==> inputs of run a <==
## RISC
module RISC (destinoWrWB,escribir,PCsrc,result,PCoutMEM,NReset,clk,alu_outMEM,WriteDataInMEM,datoMemOut,InstruccionIn,PCinIF,MemWriteInMEM);
  input [31:0] datoMemOut,InstruccionIn;
  input NReset,clk;
  output escribir,PCsrc,MemWriteInMEM;
  output [3:0] destinoWrWB;
  output [31:0] result,PCoutMEM,alu_outMEM,PCinIF,WriteDataInMEM;
  wire [31:0] InstruccionIn,PCoutIF,PCinIF;
  wire [31:0] InstruccionOut,inm_extID,PCinID,PCoutID;
  wire [3:0] destinoWrOutID;
  wire mbsID,negarID,jumpID,RegWriteoutID,MemtoRegID,MemWriteID,BranchID,ALUsrcID;
  wire [2:0] functID;
  wire [31:0] dato1EX,dato2EX,inm_extEX,PCinEX,PCoutEX,dataWrMemEX,alu_outEX;
  wire [3:0] destinoWrInEX,destinoWrOutEX;
  wire [2:0] functEX;
  wire RegWriteOutEX,RegWriteInEX,MemtoRegOutEX,MemtoRegInEX,MemWriteOutEX,MemWriteInEX,BranchOutEX,BranchInEX,ALUsrcEX,zeroEX,jumpEX,negarEX,mbsEX;
  wire BranchInMEM,jumpMEM,zeroMEM,MemWriteInMEM,MemWriteOutMEM,RegWriteInMEM,RegWriteOutMEM,MemtoRegInMEM,MemtoRegOutMEM;
  wire [3:0] destinoWrInMEM,destinoWrOutMEM;
  wire [31:0] datoMemOut,PCinMEM,WriteDataInMEM,alu_outWB1;
  wire [31:0] data_mem,alu_outWB2;
  wire [3:0] destinoWrInWB;
  wire RegWriteInWB,MemtoRegInWB;
  IF IF (
  .PCout(PCoutIF),
  .PCin(PCinIF));
  ID ID (
  .mbs(mbsID),
  .negar(negarID),
  .jump(jumpID),
  .dato1(dato1EX),
  .dato2(dato2EX),
  .destinoWrOut(destinoWrOutID),
  .inm_ext(inm_extID),
  .RegWriteout(RegWriteoutID),
  .MemtoReg(MemtoRegID),
  .MemWrite(MemWriteID),
  .Branch(BranchID),
  .ALUsrc(ALUsrcID),
  .funct(functID),
  .PCout(PCoutID),
  .Instruccion(InstruccionOut),
  .PCin(PCinID),
  .RegWritein(escribir),
  .dataWr(result),
  .destinoWrIn(destinoWrWB),
  .rst(NReset),
  .clk(clk));
  EX EX (
  .PCout(PCoutEX),
  .dataWrMem(dataWrMemEX),
  .destinoWrOut(destinoWrOutEX),
  .zeroOut(zeroEX),
  .alu_out(alu_outEX),
  .RegWriteOut(RegWriteOutEX),
  .MemtoRegOut(MemtoRegOutEX),
  .MemWriteOut(MemWriteOutEX),
  .BranchOut(BranchOutEX),
  .RegWriteIn(RegWriteInEX),
  .MemtoRegIn(MemtoRegInEX),
  .MemWriteIn(MemWriteInEX),
  .BranchIn(BranchInEX),
  .funct(functEX),
  .ALUsrc(ALUsrcEX),
  .dato1(dato1EX),
  .dato2(dato2EX),
  .destinoWrIn(destinoWrInEX),
  .inm_ext(inm_extEX),
  .jump(jumpEX),
  .negar(negarEX),
  .mbs(mbsEX),
  .PCin(PCinEX));
  MEM MEM(
  .PCout(PCoutMEM),
  .alu_outWB(alu_outWB1),
  .PCsrc(PCsrc),
  ...
export LEC_CHECK = 0
export CAP_MARGIN = 20
export CELL_PAD_IN_SITES_DETAIL_PLACEMENT = 2
export CORE_MARGIN = 2
export CORE_UTILIZATION = 40
export GPL_ROUTABILITY_DRIVEN = 0
export MIN_ROUTING_LAYER = met2
export PLACE_DENSITY = 0.51
export SLEW_MARGIN = 40
export TNS_END_PERCENT = 15
create_clock -name core_clock -period 8.0 [get_ports {clk}]
run.sh (not shown) runs the stock make flow with config.mk's settings and CLKGATE_MAP_FILE=.
==> run b (differences from run a) <==
- ABC_AREA: not set -> 1
- CELL_PAD_IN_SITES_DETAIL_PLACEMENT: 2 -> not set
- CORE_UTILIZATION: 40 -> 72
- CTS_CLUSTER_DIAMETER: not set -> 160
- GPL_ROUTABILITY_DRIVEN: 0 -> not set
- MIN_ROUTING_LAYER: met2 -> not set
- PLACE_DENSITY: 0.51 -> not set
- SLEW_MARGIN: 40 -> 20
- TNS_END_PERCENT: 15 -> not set
==> flow/constraint.sdc (replaced) <==
create_clock -name core_clock -period 3.91 [get_ports {clk}]
set_input_delay 0.7820 -clock core_clock [delete_from_list [all_inputs] [get_ports {clk}]]
set_output_delay 0.7820 -clock core_clock [all_outputs]
set_load 0.01 [all_outputs]
==> comparison <==
- Run a finished with timing, DRC and antenna clean. Run b failed in 5_1_grt (ODB-0269).
- In run a the die area is larger than in run b, by 65%.
- In run a the synthesized area is lower than in run b, by about 8%.
- Between run a and run b, the lower synthesized cell count is in run a (gap 29%, measured against run b).
==> figures <==
item                                                                           run b                     run a
Adder and majority gate portion of the synthesized area                        2.90%                     3.14%
Number of placed instances with taps included                                  10.2k                      8332
Final HPWL from detailed placement                                         178000 um                 161000 um
Run status                                                    stopped before the end   complete, no violations
Stage where the flow stopped                                                 5_1_grt                         -
Overall chip area                                                       102000 sq um              168000 sq um
Width of the die                                                              319 um                    410 um
Number of buffers added by the clock tree synthesis step                         145                       163
Area reported by Yosys stat                                              71600 sq um               66000 sq um
Post-synthesis sequential area ratio                                           50.6%                     54.9%
Library cells used by synthesis                                                   61                        81
AND-OR/OR-AND Cells, Area Fraction                                             19.6%                     13.5%
Cell Area, Synth                                                         71600 sq um               66000 sq um
Count of buffers added by post-CTS timing repair for setup                        14                         0
Mux cell area share after synthesis                                           0.990%                     11.0%
Yosys stat cell total                                                           8844                      6279
Hold_buf cts                                                                       1                         0
Post-synthesis area per instance                                          8.10 sq um                10.5 sq um
Most instantiated library cell after synthesis              sky130_fd_sc_hd__o21ai_0  sky130_fd_sc_hd__dfrtp_1
Post-CTS Resized                                                                  70                         0
Minimum setup slack after placement                                          -494 ps                   1530 ps
Post-Synthesis Cells                                                            8844                      6279
Area of the placeable core                                               98600 sq um              164000 sq um
